Design alu_top, start of the top module:
module alu_top #(
    parameter A_WIDTH_TOP = 16,
    parameter B_WIDTH_TOP = 16
) (
    input   CLK,rst,
    input   [3 : 0] ALU_FUNC,
    input   [A_WIDTH_TOP - 1 : 0] A,
    input   [B_WIDTH_TOP - 1 : 0] B,
    output  [A_WIDTH_TOP + B_WIDTH_TOP - 1 : 0] Arith_OUT, Logic_OUT, CMP_OUT,Shift_OUT,
    output  Carry_OUT, Arith_Flag, Logic_Flag, CMP_Flag, Shift_Flag
);
For scale: roughly 73 flip-flops.
export LEC_CHECK = 0
export ABC_AREA = 1
export CAP_MARGIN = 15
export CORE_ASPECT_RATIO = 0.5
export CORE_MARGIN = 2
export CORE_UTILIZATION = 72
export CTS_CLUSTER_DIAMETER = 254
export CTS_CLUSTER_SIZE = 72
export MIN_ROUTING_LAYER = met1
export PLACE_DENSITY_LB_ADDON = 0.0
export SETUP_SLACK_MARGIN = 5.0
export SLEW_MARGIN = 0
export TNS_END_PERCENT = 25
create_clock -name core_clock -period 119.0 [get_ports {CLK}]
run.sh (not shown) runs the stock make flow with config.mk's settings and CLKGATE_MAP_FILE=.
The starting point passed the timing, DRC and antenna checks.
==> next run, changes <==
- ABC_AREA: 1 -> 0
- CORE_UTILIZATION: 72 -> 35
- CTS_CLUSTER_DIAMETER: 254 -> 261
- CTS_CLUSTER_SIZE: 72 -> 98
- PLACE_DENSITY_LB_ADDON: 0.0 -> 0.01
- SLEW_MARGIN: 0 -> 25
- clock period: 119.0 -> 166.0 ns (I/O delays scaled with it)
The new run finished clean.
Core utilization goes down by 41 points.
Hold slack degrades by 0.0070 ns.
Routed wire length goes up by 24%.
Sequential share of layout area goes up by 0.11 points.
Setup slack improves by 25 ns.
Clock skew is unchanged.
Clock-buffer cell count goes up by 2.
First-iteration DRC count goes down by 43%.
==> next run, changes <==
- CORE_ASPECT_RATIO: 0.5 -> default
- CORE_UTILIZATION: 35 -> 71
- CTS_CLUSTER_SIZE: 98 -> 34
- PLACE_DENSITY_LB_ADDON: 0.01 -> 0.0
- SLEW_MARGIN: 25 -> 0
- clock period: 166.0 -> 136.0 ns (I/O delays scaled with it)
Synthesized cell count is unchanged; register-to-register slack got worse by 30 ns; setup slack got worse by 24 ns; wire length drops by 22%; non-clock buffer count drops by 24; sequential share of layout area climbs by 0.13 points; global-route usage climbs by 16 points.
==> next run, changes <==
- CORE_UTILIZATION: 71 -> 35
- CTS_CLUSTER_SIZE: 34 -> 98
- PLACE_DENSITY: default -> 0.77
- PLACE_DENSITY_LB_ADDON: 0.0 -> default
- clock period: 136.0 -> 166.0 ns (I/O delays scaled with it)
Outcome: The changed run ran to the end with no violations. Via count came out lower by 0.86%. Cell count came out higher by 13%. Setup slack gains 24 ns.

========
The RTL this note starts from:
==> flow/design.v <==
module Decoder_Unit (
    input [1 : 0] DEC_ALU_FUNC,
    output reg DEC_Arith_Enable, DEC_Logic_Enable, DEC_CMP_Enable, DEC_Shift_Enable
);
always @(*) begin
    DEC_Arith_Enable = 1'b0;
    DEC_Logic_Enable = 1'b0;
    DEC_CMP_Enable   = 1'b0;
    DEC_Shift_Enable = 1'b0;
    case (DEC_ALU_FUNC)
        2'b00: DEC_Arith_Enable = 1'b1;
        2'b01: DEC_Logic_Enable = 1'b1;
        2'b10: DEC_CMP_Enable   = 1'b1;
        2'b11: DEC_Shift_Enable = 1'b1;
        default: begin
            DEC_Arith_Enable = 1'b0;
            DEC_Logic_Enable = 1'b0;
            DEC_CMP_Enable   = 1'b0;
            DEC_Shift_Enable = 1'b0; 
    end
    endcase
end
endmodule
module Arithmetic_Unit #(
    parameter A_WIDTH = 16,
    parameter B_WIDTH = 16
) (
    input clk,rst,
    input [A_WIDTH - 1 : 0] A,
    input [B_WIDTH - 1 : 0] B,
    input [1 : 0] Arith_ALU_FUNC,
    input Arith_Enable,
    output reg [A_WIDTH + B_WIDTH - 1 : 0] Arith_OUT,
    output reg Carry_OUT, Arith_Flag       
);
reg [A_WIDTH + B_WIDTH - 1 : 0] ADD_Signal;
always @(posedge clk or negedge rst) begin
    if(!rst) begin 
        Arith_OUT  <=  'b0;
        Carry_OUT  <= 1'b0; 
        Arith_Flag <= 1'b0; 
end
else begin
    Arith_Flag <= Arith_Enable;
    if(Arith_Enable) begin
        case (Arith_ALU_FUNC)
            2'b00: begin
                if (A_WIDTH >= B_WIDTH) begin
                    Arith_OUT <= A + B;
                    {Carry_OUT,ADD_Signal[A_WIDTH - 1 : 0]} <= A + B;
                end
                else begin
                    Arith_OUT <= A + B;
                    {Carry_OUT,ADD_Signal[B_WIDTH - 1 : 0]} <= A + B;
                end
            end
            2'b01: Arith_OUT <= A - B;
            2'b10: Arith_OUT <= A * B;
            2'b11: Arith_OUT <= (B == 0) ? 'b0 : A / B;
            default: begin
                Arith_OUT <=  'b0;
                Carry_OUT <= 1'b0; 
            end
        endcase 
    end
  end
end
endmodule
module Logic_Unit #(
    parameter A_WIDTH = 16,
    parameter B_WIDTH = 16
) (
    input clk,rst,
    input [A_WIDTH - 1 : 0] A,
    input [B_WIDTH - 1 : 0] B,
    input [1 : 0] Logic_ALU_FUNC,
    input Logic_Enable,
    output reg [A_WIDTH + B_WIDTH - 1 : 0] Logic_OUT,
    output reg Logic_Flag       
);
always @(posedge clk or negedge rst) begin
    if(!rst) begin
    Logic_OUT  <= 16'b0;
    Logic_Flag <= 1'b0;
end
else begin
    Logic_Flag <= Logic_Enable;
    if(Logic_Enable) begin
        case (Logic_ALU_FUNC)
            2'b00: Logic_OUT <=   A & B; 
            2'b01: Logic_OUT <=   A | B;
            2'b10: Logic_OUT <= ~(A & B);
            2'b11: Logic_OUT <= ~(A | B);
            default: begin
                Logic_OUT <= 16'b0;
            end
        endcase
    end
  end
end
endmodule
module CMP_Unit #(
    parameter A_WIDTH = 16,
    parameter B_WIDTH = 16
) (
    input clk,rst,
    input [A_WIDTH - 1 : 0] A,
    input [B_WIDTH - 1 : 0] B,    
    input [1 : 0] CMP_ALU_FUNC,
    input CMP_Enable,
    output reg [A_WIDTH + B_WIDTH - 1 : 0] CMP_OUT,
    output reg CMP_Flag       
);
always @(posedge clk or negedge rst) begin
    if(!rst) begin
       CMP_OUT  <= 16'b0;
       CMP_Flag <= 1'b0;
    end
    else begin
    CMP_Flag <= CMP_Enable;    
    if(CMP_Enable) begin
        case (CMP_ALU_FUNC)
            2'b00: CMP_OUT <= 16'b0; 
            2'b01: begin
                if( A == B)
                CMP_OUT <= 16'b1;
                else
                CMP_OUT <= 16'b0;
            end
            2'b10:begin
                if( A > B)
                CMP_OUT <= 16'b10;
                else
                CMP_OUT <= 16'b0;
            end
            2'b11:begin
                if( A < B)
                CMP_OUT <= 16'b11;
                else
                CMP_OUT <= 16'b0;
            end
            default: begin
                CMP_OUT <= 16'b0;
            end
        endcase
    end
  end
end
endmodule
module Shift_Unit #(
    parameter A_WIDTH = 16,
    parameter B_WIDTH = 16
) (
    input clk,rst,
    input [A_WIDTH - 1 : 0] A,
    input [B_WIDTH - 1 : 0] B,
    input [1 : 0] Shift_ALU_FUNC,
    input Shift_Enable,
    output reg [A_WIDTH + B_WIDTH - 1 : 0] Shift_OUT,
    output reg Shift_Flag       
);
always @(posedge clk or negedge rst) begin
  if(!rst) begin
    Shift_OUT  <= 16'b0;
    Shift_Flag <= 1'b0;
end
else begin
    Shift_Flag <= Shift_Enable;
    if(Shift_Enable) begin
        case (Shift_ALU_FUNC)
            2'b00: Shift_OUT <= A >> 1; 
            2'b01: Shift_OUT <= A << 1;
            2'b10: Shift_OUT <= B >> 1;
            2'b11: Shift_OUT <= B << 1;
            default: begin
                Shift_OUT <= 16'b0;
            end
        endcase
    end
  end
end
endmodule
module alu_top #(
    parameter A_WIDTH_TOP = 16,
    parameter B_WIDTH_TOP = 16
) (
    input   CLK,rst,
    input   [3 : 0] ALU_FUNC,
    input   [A_WIDTH_TOP - 1 : 0] A,
    input   [B_WIDTH_TOP - 1 : 0] B,
    output  [A_WIDTH_TOP + B_WIDTH_TOP - 1 : 0] Arith_OUT, Logic_OUT, CMP_OUT,Shift_OUT,
    output  Carry_OUT, Arith_Flag, Logic_Flag, CMP_Flag, Shift_Flag
);
wire Arith_EN, Logic_EN, CMP_EN, Shift_EN;
Decoder_Unit U0 (
    .DEC_ALU_FUNC(ALU_FUNC[3 : 2]),
    .DEC_Arith_Enable(Arith_EN),
    .DEC_Logic_Enable(Logic_EN),
    .DEC_CMP_Enable  (CMP_EN),
    .DEC_Shift_Enable(Shift_EN)
);
Arithmetic_Unit #(.A_WIDTH(A_WIDTH_TOP), .B_WIDTH(B_WIDTH_TOP)) U1 (
    .clk(CLK),
    .rst(rst),
    .A(A),
    .B(B),
    .Arith_ALU_FUNC(ALU_FUNC[1 : 0]),
    .Arith_Enable(Arith_EN),
    .Arith_OUT(Arith_OUT),
    .Carry_OUT(Carry_OUT),
    .Arith_Flag(Arith_Flag)
);
Logic_Unit #(.A_WIDTH(A_WIDTH_TOP), .B_WIDTH(B_WIDTH_TOP)) U2 (
    .clk(CLK),
    .rst(rst),
    .A(A),
    .B(B),
    .Logic_ALU_FUNC(ALU_FUNC[1 : 0]),
    .Logic_Enable(Logic_EN),
    .Logic_OUT(Logic_OUT),
    .Logic_Flag(Logic_Flag)
);
CMP_Unit #(.A_WIDTH(A_WIDTH_TOP), .B_WIDTH(B_WIDTH_TOP)) U3 (
    .clk(CLK),
    .rst(rst),
    .A(A),
    .B(B),
    .CMP_ALU_FUNC(ALU_FUNC[1 : 0]),
    .CMP_Enable(CMP_EN),
    .CMP_OUT(CMP_OUT),
    .CMP_Flag(CMP_Flag)
);
Shift_Unit #(.A_WIDTH(A_WIDTH_TOP), .B_WIDTH(B_WIDTH_TOP)) U4 (
    .clk(CLK),
    .rst(rst),
    .A(A),
    .B(B),
    .Shift_ALU_FUNC(ALU_FUNC[1 : 0]),
    .Shift_Enable(Shift_EN),
    .Shift_OUT(Shift_OUT),
    .Shift_Flag(Shift_Flag)
);
endmodule
clock: 178.0 ns
lec_check: 0
cap_margin: 20
core_aspect_ratio: 1.36
core_margin: 3
core_utilization: 40
gpl_timing_driven: 0
max_routing_layer: met4
slew_margin: 20
tns_end_percent: 15
The first run finished clean.
Rerun with:
--- a/flow/config.mk
+++ b/flow/config.mk
@@ -9,4 +9,3 @@
-export CORE_ASPECT_RATIO = 1.36
-export CORE_MARGIN = 3
-export CORE_UTILIZATION = 40
-export GPL_TIMING_DRIVEN = 0
+export CORE_MARGIN = 2
+export CORE_UTILIZATION = 70
+export CTS_CLUSTER_DIAMETER = 81
@@ -15 +13,0 @@
-export TNS_END_PERCENT = 15
==> flow/constraint.sdc (replaced) <==
create_clock -name core_clock -period 98.3 [get_ports {CLK}]
set_input_delay 19.6600 -clock core_clock [delete_from_list [all_inputs] [get_ports {CLK}]]
set_output_delay 19.6600 -clock core_clock [all_outputs]
set_load 0.01 [all_outputs]
Now the flow ran to the end with violations: setup timing. Hold slack gains 0.0033 ns. Design area climbs by 11%. Global-route usage came out higher by 21 points. Sequential cell count is unchanged. Via count climbs by 15%. Synthesized area does not change. Clock skew stays the same.
